== rev 12 ==
// openNocTop
module openNocTop #(parameter X=2,Y=2,data_width=32, x_size=1, y_size=1,total_width=(x_size+y_size+data_width),sw_no=X*Y)
(
input wire clk,
input wire rstn,
input wire [(X*Y)-1:0] r_valid_pe,
input wire [(total_width*X*Y)-1:0] r_data_pe,
output wire [(X*Y)-1:0] r_ready_pe,
output wire [(X*Y)-1:0] w_valid_pe,
output wire [(total_width*X*Y)-1:0] w_data_pe
);
wire  r_ready_r[X*Y-1:0];
wire  r_ready_t[X*Y-1:0];
wire  r_valid_l[X*Y-1:0];
wire  r_valid_b[X*Y-1:0];
wire  w_ready_l[X*Y-1:0];
wire  w_ready_b[X*Y-1:0];
wire  w_valid_r[X*Y-1:0];
wire  w_valid_t[X*Y-1:0];
wire [total_width-1:0]  w_data_r[X*Y-1:0];
wire [total_width-1:0]  w_data_t[X*Y-1:0];
generate
genvar x, y; 
for (x=0;x<X;x=x+1) begin:xs
   for (y=0; y<Y; y=y+1) begin:ys
      if(x==0 & y==0)
	     begin: instnce
		     nbyn #(.x_coord(x),.y_coord(y),.X(X),.Y(Y),.data_width(data_width), .x_size(x_size), .y_size(y_size),.total_width(total_width))
			   nbyn_instance(
			         .clk(clk), 
			         .rstn(rstn),     
                     .i_ready_r(r_ready_r[(y*X)+x]),    
			         .i_ready_t(r_ready_t[(y*X)+x]), 
					 .i_valid_l(w_valid_r[(y*X)+x+X-1]),
					 .i_valid_b(w_valid_t[(y*X)+x+(Y-1)*X]), 
					 .i_valid_pe(r_valid_pe[x+X*y:x+X*y]),
					 .o_ready_l(r_ready_r[(y*X)+x+X-1]),	 
					 .o_ready_b(r_ready_t[(y*X)+x+(Y-1)*X]), 
                     .o_ready_pe(r_ready_pe[x+X*y:x+X*y]),					 
					 .o_valid_r(w_valid_r[y*X+x]),
					 .o_valid_t(w_valid_t[y*X+x]), 
					 .o_valid_pe(w_valid_pe[x+X*y:x+X*y]),
					 .i_data_l(w_data_r[(y*X)+x+X-1]),	
                     .i_data_b(w_data_t[(y*X)+x+(Y-1)*X]), 
                     .o_data_r(w_data_r[y*X+x]),
                     .o_data_t(w_data_t[y*X+x]), 
					 .i_data_pe(r_data_pe[(total_width*x)+(total_width*X*y)+:total_width]),
					 .o_data_pe(w_data_pe[(total_width*x)+(total_width*X*y)+:total_width])
					 );
		 end
       else if(x!=0 & y==0)
	     begin: instnce
              nbyn #(.x_coord(x),.y_coord(y),.X(X),.Y(Y),.data_width(data_width), .x_size(x_size), .y_size(y_size),.total_width(total_width))
			     nbyn_instance(		  
			         .clk(clk), 
			         .rstn(rstn),     
                     .i_ready_r(r_ready_r[(y*X)+x]),     
			         .i_ready_t(r_ready_t[(y*X)+x]),
					 .i_valid_l(w_valid_r[(y*X)+x-1]),		
					 .i_valid_b(w_valid_t[(y*X)+x+(Y-1)*X]),
  ...
clock: 3.94 ns
lec_check: 0
cap_margin: 20
core_margin: 2
core_utilization: 40
slew_margin: 20
run.sh (not shown) runs the stock make flow with config.mk's settings and CLKGATE_MAP_FILE=.
### rev 12 -> rev 13
Settings: setting CELL_PAD_IN_SITES_DETAIL_PLACEMENT to 0 for the first time; changing CORE_UTILIZATION from 40 to 58; setting GPL_TIMING_DRIVEN to 1 for the first time; setting CTS_CLUSTER_SIZE to 94 for the first time; setting SETUP_SLACK_MARGIN to -0.39 for the first time; setting CORE_ASPECT_RATIO to 0.85 for the first time; setting TNS_END_PERCENT to 80 for the first time; setting ABC_AREA to 1 for the first time; changing the clock period (ns, I/O delays scaled along) from 3.94 to 3.42.
==> comparison <==
As of rev 13, area after synthesis had risen by more than a quarter compared to rev 12. The average footprint of a synthesized cell in rev 13 is 0.67 times that in rev 12. On rev 13: wire length is 28000 um higher than what rev 12 gave. The core of rev 13 is more densely filled than that of rev 12. Of rev 13 and rev 12, rev 12 shows the lower global-route usage, with rev 13 above it. The share of the clock period used by the worst path number comes out lower for rev 12 vs rev 13. Rev 13 had finished all stages when the layout checks came back failing, citing setup timing. | endpoint required time on the critical path | rev 13 vs rev 12 | 0.41 ns lower |. Reported for rev 13 and rev 12, cts-stage hold buffer count turned out identical to the last digit. Sum of negative setup slack, rev 13 and rev 12, lower one = rev 13. Diff rev 13 and rev 12: inserted tap cell count lower in rev 13.


openNocTop again, from the RTL that the note above started with.
export LEC_CHECK = 0
export ABC_AREA = 1
export CAP_MARGIN = 20
export CORE_MARGIN = 2
export CORE_UTILIZATION = 68
export CTS_CLUSTER_DIAMETER = 204
export CTS_CLUSTER_SIZE = 100
export SLEW_MARGIN = 20
create_clock -name core_clock -period 2.3 [get_ports {clk}]
The first run aborted during global routing (5_1_grt) on GRT-0232.
Then changed:
ABC_AREA = default   (was 1)
CORE_UTILIZATION = 9   (was 68)
CTS_CLUSTER_DIAMETER = default   (was 204)
CTS_CLUSTER_SIZE = default   (was 100)
clock period = 7.37 ns   (was 2.3 ns; I/O delays follow)
The new run finished with timing, DRC and antenna clean.
Die size goes up to 5.6 times its value.
Synthesized cell count goes down by 49%.
Synthesized area goes down by 24%.
Then changed:
CORE_UTILIZATION = 72   (was 9)
TNS_END_PERCENT = 45   (was default)
clock period = 2.37 ns   (was 7.37 ns; I/O delays follow)
After rerunning:
- Now the flow died in global routing (5_1_grt), error GRT-0232
- synthesized area stays the same
- die area shrinks by 87%
- synthesized cell count is unchanged
Then changed:
CAP_MARGIN = 40   (was 20)
CORE_UTILIZATION = 34   (was 72)
GPL_ROUTABILITY_DRIVEN = 0   (was default)
MAX_ROUTING_LAYER = met5   (was default)
MIN_ROUTING_LAYER = met1   (was default)
SETUP_SLACK_MARGIN = -0.25   (was default)
TNS_END_PERCENT = 30   (was 45)
clock period = 2.61 ns   (was 2.37 ns; I/O delays follow)
=> The changed run completed and failed the layout checks on setup timing; die size went up by well over a third; synthesized area is unchanged; synthesized cell count does not change.


openNocTop again, from the RTL that the note above started with.
==> flow/config.mk <==
export PLATFORM = sky130hd
export DESIGN_NAME = openNocTop
export DESIGN_NICKNAME = openNocTop
export VERILOG_FILES = /design/flow/design.v
export SDC_FILE = /design/flow/constraint.sdc
export NUM_CORES = 4
export LEC_CHECK = 0
export CAP_MARGIN = 40
export CELL_PAD_IN_SITES_DETAIL_PLACEMENT = 1
export CORE_MARGIN = 2
export CORE_UTILIZATION = 34
export CTS_CLUSTER_SIZE = 84
export GPL_ROUTABILITY_DRIVEN = 0
export MAX_ROUTING_LAYER = met5
export MIN_ROUTING_LAYER = met1
export SLEW_MARGIN = 20
export TNS_END_PERCENT = 30
==> flow/constraint.sdc <==
create_clock -name core_clock -period 2.61 [get_ports {clk}]
set_input_delay 0.5220 -clock core_clock [delete_from_list [all_inputs] [get_ports {clk}]]
set_output_delay 0.5220 -clock core_clock [all_outputs]
set_load 0.01 [all_outputs]
The starting point finished but failed the layout checks on negative setup slack.
==> next run, changes <==
- CAP_MARGIN: 40 -> 20
- CELL_PAD_IN_SITES_DETAIL_PLACEMENT: 1 -> not set
- CORE_UTILIZATION: 34 -> 52
- CTS_CLUSTER_SIZE: 84 -> not set
- GPL_ROUTABILITY_DRIVEN: 0 -> not set
- MAX_ROUTING_LAYER: met5 -> not set
- MIN_ROUTING_LAYER: met1 -> not set
- TNS_END_PERCENT: 30 -> not set
- clock period: 2.61 -> 3.31 ns (I/O delays scaled with it)
With this change the flow ran to the end with no violations; first-iteration DRC count climbs by 40%; via count shrinks by 3.4%; power shrinks by 26%; combinational power is lower by 33%; worst setup slack gets better by 0.16 ns; sequential share of layout area goes up by 2.8 points; synthesized area is unchanged.
==> next run, changes <==
- ABC_AREA: not set -> 0
- CELL_PAD_IN_SITES_DETAIL_PLACEMENT: not set -> 0
- CORE_ASPECT_RATIO: not set -> 0.85
- CORE_UTILIZATION: 52 -> 64
- CTS_CLUSTER_SIZE: not set -> 46
- GPL_TIMING_DRIVEN: not set -> 1
- SETUP_SLACK_MARGIN: not set -> 0.42
- TNS_END_PERCENT: not set -> 80
- clock period: 3.31 -> 2.22 ns (I/O delays scaled with it)
This time the run aborted during 5_1_grt; synthesized area does not change; die size went down by about a fifth; synthesized cell count does not change.
==> next run, changes <==
- ABC_AREA: 0 -> 1
- CELL_PAD_IN_SITES_DETAIL_PLACEMENT: 0 -> not set
- CORE_ASPECT_RATIO: 0.85 -> not set
- CORE_UTILIZATION: 64 -> 63
- CTS_CLUSTER_SIZE: 46 -> not set
- GPL_TIMING_DRIVEN: 1 -> not set
- SETUP_SLACK_MARGIN: 0.42 -> not set
- TNS_END_PERCENT: 80 -> not set
- clock period: 2.22 -> 2.3 ns (I/O delays scaled with it)
The new run finished with negative setup slack left.
Die area climbs by about 33%.
Area after synthesis grows by 32%.
Synthesized cell count increases by 96%.
==> next run, changes <==
- ABC_AREA: 1 -> not set
- CORE_UTILIZATION: 63 -> 57
- clock period: 2.3 -> 3.94 ns (I/O delays scaled with it)
Outcome:
- The new run finished clean
- wire length shrinks by 28%
- synthesized area shrinks by 24%
- setup slack is better by 0.42 ns
- count of clock-buffer cells in the layout grows by 2
- non-clock buffer count shrinks by 314
- sequential share of layout area grows by 10 points
==> next run, changes <==
- CORE_UTILIZATION: 57 -> 40
- clock period: 3.94 -> 4.3 ns (I/O delays scaled with it)
Wire length rises by 9.7%.
Cell area rises by 0.45%.
Synthesized area does not change.
Register-to-register slack is better by 0.51 ns.
Combinational power falls by about 10%.
Worst hold slack is worse by 0.0036 ns.
Cell count rises by 7.0%.
Count of clock-buffer cells in the layout rises by 7.


## wip/indigo
openNocTop again, from the RTL that the note above started with.
## openNocTop
module openNocTop #(parameter X=2,Y=2,data_width=32, x_size=1, y_size=1,total_width=(x_size+y_size+data_width),sw_no=X*Y)
(
input wire clk,
input wire rstn,
input wire [(X*Y)-1:0] r_valid_pe,
input wire [(total_width*X*Y)-1:0] r_data_pe,
output wire [(X*Y)-1:0] r_ready_pe,
output wire [(X*Y)-1:0] w_valid_pe,
output wire [(total_width*X*Y)-1:0] w_data_pe
);
make LEC_CHECK=0 ABC_AREA=0 CAP_MARGIN=20 CELL_PAD_IN_SITES_DETAIL_PLACEMENT=0 CORE_ASPECT_RATIO=0.92 CORE_MARGIN=2 CORE_UTILIZATION=72 CTS_CLUSTER_SIZE=79 GPL_TIMING_DRIVEN=1 PLACE_DENSITY_LB_ADDON=0.0 SETUP_SLACK_MARGIN=-0.39 SLEW_MARGIN=20 TNS_END_PERCENT=80 finish   # period 5.01 ns
wip/indigo: done, clean on timing, DRC and antenna
The following lists how wip/zinc was set up differently from wip/indigo:
Settings: CORE_ASPECT_RATIO removed (was 0.92); TNS_END_PERCENT removed (was 80); ABC_AREA removed (was 0); CORE_UTILIZATION changed from 72 to 40; CTS_CLUSTER_SIZE removed (was 79); PLACE_DENSITY_LB_ADDON removed (was 0.0); SETUP_SLACK_MARGIN changed from -0.39 to 0.7; CELL_PAD_IN_SITES_DETAIL_PLACEMENT removed (was 0); GPL_TIMING_DRIVEN removed (was 1); the clock period (ns, I/O delays scaled along) changed from 5.01 to 3.94.
## What came out
Per the comparison of wip/zinc with wip/indigo, met1 layer usage reported by global route fell by 18 points, post-route worst setup slack fell by 0.35 ns. In the tables for wip/zinc and wip/indigo, critical path depth reads higher with wip/indigo.
Input changes introduced in wip/onyx (baseline for comparison: wip/zinc):
Settings: an added ABC_AREA of 0; a change of CORE_UTILIZATION from 40 to 57; an added CELL_PAD_IN_SITES_DETAIL_PLACEMENT of 0; a change of SETUP_SLACK_MARGIN from 0.7 to 0.42; an added CTS_CLUSTER_SIZE of 88; an added TNS_END_PERCENT of 80; an added CORE_ASPECT_RATIO of 0.85; an added GPL_TIMING_DRIVEN of 1; a change of the clock period (ns, I/O delays scaled along) from 3.94 to 2.23.
[summary]
- wip/onyx did not run to completion, as it errored out during 5_1_grt.
- Chip area from the yosys synthesis statistics: wip/zinc vs wip/onyx identical
- Taking wip/zinc as the reference, in wip/onyx die size shows a reduction of about 30%, CTS buffer count shows a reduction of 6.
Power is estimated from default activity; no workload was simulated.
